// DT
module DT(
        input                   clk,
        input                   reset,
        output                  done,
        output                  sti_rd,
        output  [9:0]           sti_addr,
        input   [15:0]          sti_di,
        output                  res_wr,
        output                  res_rd,
        output  reg [13:0]      res_addr,
        output  reg [7:0]       res_do,
        input   [7:0]           res_di
        );
For scale: about 1600 cells after synthesis, roughly 140 flip-flops, about 62 I/O pins.
make LEC_CHECK=0 ABC_AREA=1 CAP_MARGIN=15 CELL_PAD_IN_SITES_GLOBAL_PLACEMENT=3 CORE_ASPECT_RATIO=1.15 CORE_MARGIN=3 CORE_UTILIZATION=40 CTS_CLUSTER_SIZE=65 GPL_ROUTABILITY_DRIVEN=0 MAX_ROUTING_LAYER=met4 MIN_ROUTING_LAYER=met2 PLACE_DENSITY=0.8 SETUP_SLACK_MARGIN=-0.78 SLEW_MARGIN=20 TNS_END_PERCENT=50 finish   # period 9.0 ns
run.sh (not shown) runs the stock make flow with config.mk's settings and CLKGATE_MAP_FILE=.
The starting point finished but fails on design-rule violations.
Next try:
CAP_MARGIN = 40   (was 15)
CELL_PAD_IN_SITES_GLOBAL_PLACEMENT = default   (was 3)
CORE_ASPECT_RATIO = 0.5   (was 1.15)
CORE_MARGIN = 2   (was 3)
CORE_UTILIZATION = 57   (was 40)
CTS_CLUSTER_DIAMETER = 374   (was default)
CTS_CLUSTER_SIZE = 98   (was 65)
GPL_ROUTABILITY_DRIVEN = default   (was 0)
MAX_ROUTING_LAYER = default   (was met4)
MIN_ROUTING_LAYER = default   (was met2)
PLACE_DENSITY = default   (was 0.8)
SETUP_SLACK_MARGIN = -0.8   (was -0.78)
TNS_END_PERCENT = 20   (was 50)
Now the flow finished with timing, DRC and antenna clean.
Cell area fell by 1.0%.
Non-clock buffer count rose by 3.
Hold slack got worse by 0.0061 ns.
Synthesized cell count does not change.
Setup slack improved by 0.037 ns.
Global-route usage fell by 3.7 points.
Die size fell by 31%.
Next try:
CAP_MARGIN = 20   (was 40)
CORE_UTILIZATION = 68   (was 57)
CTS_CLUSTER_DIAMETER = 300   (was 374)
CTS_CLUSTER_SIZE = 100   (was 98)
GPL_ROUTABILITY_DRIVEN = 1   (was default)
PLACE_DENSITY_LB_ADDON = 0.3   (was default)
SETUP_SLACK_MARGIN = default   (was -0.8)
=> The changed run went through all stages and came out clean. Worst hold slack gains 0.034 ns. Die area shrinks by 16%. First-iteration DRC count does not change. Clock power grows by 6.0%. Non-clock buffer count shrinks by 3. Cell count shrinks by 2.2%. Design area shrinks by 0.30%.
Next try:
CAP_MARGIN = 0   (was 20)
CORE_ASPECT_RATIO = default   (was 0.5)
CORE_MARGIN = 7   (was 2)
CORE_UTILIZATION = 40   (was 68)
CTS_CLUSTER_DIAMETER = default   (was 300)
CTS_CLUSTER_SIZE = default   (was 100)
GPL_ROUTABILITY_DRIVEN = 0   (was 1)
HOLD_SLACK_MARGIN = 0.02   (was default)
MAX_ROUTING_LAYER = met4   (was default)
PLACE_DENSITY_LB_ADDON = default   (was 0.3)
TNS_END_PERCENT = default   (was 20)
Result: Worst setup slack degrades by 0.048 ns. Clock-buffer cell count rises by 1. Sequential share of layout area went down by 0.33 points. Clock skew hardly moves. Sequential cell count stays the same. Non-clock buffer count is unchanged. Sequential power hardly moves. Final area increases by 1.2%. Combinational power fell by about 2%. Wire length shrinks by 6.4%.
Next try:
CAP_MARGIN = 20   (was 0)
CORE_ASPECT_RATIO = 0.5   (was default)
CORE_MARGIN = 2   (was 7)
CORE_UTILIZATION = 56   (was 40)
CTS_CLUSTER_DIAMETER = 288   (was default)
CTS_CLUSTER_SIZE = 98   (was default)
GPL_ROUTABILITY_DRIVEN = 1   (was 0)
HOLD_SLACK_MARGIN = default   (was 0.02)
MAX_ROUTING_LAYER = default   (was met4)
PLACE_DENSITY = 0.35   (was default)
TNS_END_PERCENT = 20   (was default)
Outcome:
- die area decreases by a quarter to a third
- worst hold slack improved by 0.014 ns
- clock skew stays flat
- synthesized area does not change
- clock power rises by roughly a tenth
- critical path depth rose by 3
Next try:
ABC_AREA = default   (was 1)
CORE_ASPECT_RATIO = 0.7   (was 0.5)
CORE_UTILIZATION = 40   (was 56)
CTS_CLUSTER_DIAMETER = default   (was 288)
CTS_CLUSTER_SIZE = default   (was 98)
GPL_ROUTABILITY_DRIVEN = 0   (was 1)
PLACE_DENSITY = default   (was 0.35)
PLACE_DENSITY_LB_ADDON = 0.13   (was default)
SETUP_SLACK_MARGIN = -0.78   (was default)
TNS_END_PERCENT = default   (was 20)
Outcome:
- The new run completed with no timing, DRC or antenna violations
- cell area came out lower by 4.9%
- hold slack is worse by 0.021 ns
- setup slack loses 0.47 ns

========
DT again, from the RTL that the note above started with.
make LEC_CHECK=0 ABC_AREA=1 CAP_MARGIN=20 CORE_MARGIN=2 CORE_UTILIZATION=72 CTS_CLUSTER_SIZE=98 SETUP_SLACK_MARGIN=1.04 SLEW_MARGIN=20 finish   # period 8.33 ns
The baseline ended with an error in global routing (ODB-0269).
Edit:
- ABC_AREA: 1 -> not set
- CORE_UTILIZATION: 72 -> 40
- CTS_CLUSTER_SIZE: 98 -> not set
- SETUP_SLACK_MARGIN: 1.04 -> not set
- clock period: 8.33 -> 6.32 ns (I/O delays scaled with it)
Outcome: Now the flow finished but fails on setup timing. Die size rises by about 70%. Synthesized cell count drops by 24%. Area after synthesis shrinks by about 6%.
Edit:
- CORE_UTILIZATION: 40 -> 66
- SETUP_SLACK_MARGIN: not set -> 1.48
- clock period: 6.32 -> 6.06 ns (I/O delays scaled with it)
What happened:
- The changed run ran to the end with violations: setup timing
- sequential cell count stays the same
- final area went up by 0.77%
- die area fell by 39%
- routed wire length rose by about 7%
- sequential share of layout area barely changes
- power climbs by about 3.5%
- global-route usage came out higher by 12 points
- setup slack gets worse by 0.51 ns
- via count rose by 7.8%
- clock skew is about the same
- utilization is higher by 33 points
Edit:
- CORE_UTILIZATION: 66 -> 40
- SETUP_SLACK_MARGIN: 1.48 -> not set
- clock period: 6.06 -> 8.62 ns (I/O delays scaled with it)
This time the run completed with no timing, DRC or antenna violations. Via count is lower by 9.6%. Global-route usage came out lower by 12 points. Synthesized area stays the same. Count of clock-buffer cells in the layout goes up by 1. Cell count climbs by 1.6%.

========
Starting RTL as in the previous note.
==> flow/design.v (excerpt) <==
module DT(
        input                   clk,
        input                   reset,
        output                  done,
        output                  sti_rd,
        output  [9:0]           sti_addr,
        input   [15:0]          sti_di,
        output                  res_wr,
        output                  res_rd,
        output  reg [13:0]      res_addr,
        output  reg [7:0]       res_do,
        input   [7:0]           res_di
        );
        wire [7:0] res_do_init, res_do_for, res_do_back;
        wire [13:0] res_addr_init, res_addr_for, res_addr_back;
        wire init_en, init_en_2, load_en, for_load_en, for_en, back_load_en, back_en;
        wire init_done, for_load_done, back_load_done, for_done, for_op_done, back_done;
        always@*begin
                case({init_en_2, for_en, back_en})
                        3'b100: res_do = res_do_init;
                        3'b010: res_do = res_do_for;
                        3'b001: res_do = res_do_back;
                        default:res_do = 8'd0;
                endcase
        end
        always@*begin
                case({init_en_2, for_load_en, back_load_en})
                        3'b100: res_addr = res_addr_init;
                        3'b010: res_addr = res_addr_for;
                        3'b001: res_addr = res_addr_back;
                        default:res_addr = 14'b0;
                endcase
        end
        init u_init(.clk(clk),
                    .reset(reset),
                    .init_en(init_en),
                    .for_en(for_en),
                    .init_done(init_done),
                    .init_en_2(init_en_2),
                    .sti_addr(sti_addr),
                    .sti_di(sti_di),
                    .res_addr_init(res_addr_init),
                    .res_do_init(res_do_init)
                    );
        forward u_for(.clk(clk),
                      .reset(reset),
                      .for_load_en(for_load_en),
                      .for_en(for_en),
                      .for_load_done(for_load_done),
                      .for_done(for_done),
                      .for_op_done(for_op_done),
                      .res_addr_for(res_addr_for),
                      .res_do_for(res_do_for),
                      .res_di(res_di)
                      );
  ...
==> flow/config.mk <==
export PLATFORM = sky130hd
export DESIGN_NAME = DT
export DESIGN_NICKNAME = DT
export VERILOG_FILES = /design/flow/design.v
export SDC_FILE = /design/flow/constraint.sdc
export NUM_CORES = 4
export LEC_CHECK = 0
export ABC_AREA = 0
export CAP_MARGIN = 5
export CELL_PAD_IN_SITES_GLOBAL_PLACEMENT = 3
export CORE_MARGIN = 5
export CORE_UTILIZATION = 40
export CTS_CLUSTER_DIAMETER = 198
export CTS_CLUSTER_SIZE = 24
export GPL_ROUTABILITY_DRIVEN = 0
export MAX_ROUTING_LAYER = met4
export PLACE_DENSITY = 0.41
export SLEW_MARGIN = 30
==> flow/constraint.sdc <==
create_clock -name core_clock -period 8.03 [get_ports {clk}]
set_input_delay 1.6060 -clock core_clock [delete_from_list [all_inputs] [get_ports {clk}]]
set_output_delay 1.6060 -clock core_clock [all_outputs]
set_load 0.01 [all_outputs]
Then changed:
CAP_MARGIN = 0   (was 5)
CELL_PAD_IN_SITES_GLOBAL_PLACEMENT = unset   (was 3)
CORE_MARGIN = 7   (was 5)
CTS_CLUSTER_DIAMETER = 63   (was 198)
SLEW_MARGIN = 20   (was 30)
The new run produced a clean layout.
Via count stays flat.
Clock-buffer cell count does not change.
Hold slack gets worse by 0.0065 ns.
Total power drops by 4.2%.
Routed wire length drops by 2.1%.
Critical path depth stays the same.
Final cell count drops by 0.31%.
First-iteration DRC count drops by 2.5%.
Then changed:
ABC_AREA = unset   (was 0)
CAP_MARGIN = 20   (was 0)
CORE_MARGIN = 2   (was 7)
CORE_UTILIZATION = 58   (was 40)
CTS_CLUSTER_DIAMETER = unset   (was 63)
CTS_CLUSTER_SIZE = unset   (was 24)
GPL_ROUTABILITY_DRIVEN = unset   (was 0)
MAX_ROUTING_LAYER = unset   (was met4)
PLACE_DENSITY = unset   (was 0.41)
SETUP_SLACK_MARGIN = 1.27   (was unset)
clock period = 6.21 ns   (was 8.03 ns; I/O delays follow)
What happened: The changed run finished with setup timing left. Routed wire length falls by 5.4%. First-iteration DRC count climbs by 17%. Register-to-register slack got worse by 1.9 ns.
Then changed:
CORE_UTILIZATION = 72   (was 58)
CTS_CLUSTER_DIAMETER = 396   (was unset)
SETUP_SLACK_MARGIN = 0.55   (was 1.27)
clock period = 4.06 ns   (was 6.21 ns; I/O delays follow)
Effect:
- This time the run aborted during clock tree synthesis
- synthesized area is unchanged
- synthesized cell count is unchanged
- die area drops by 19%
Power is estimated from default activity; no workload was simulated.
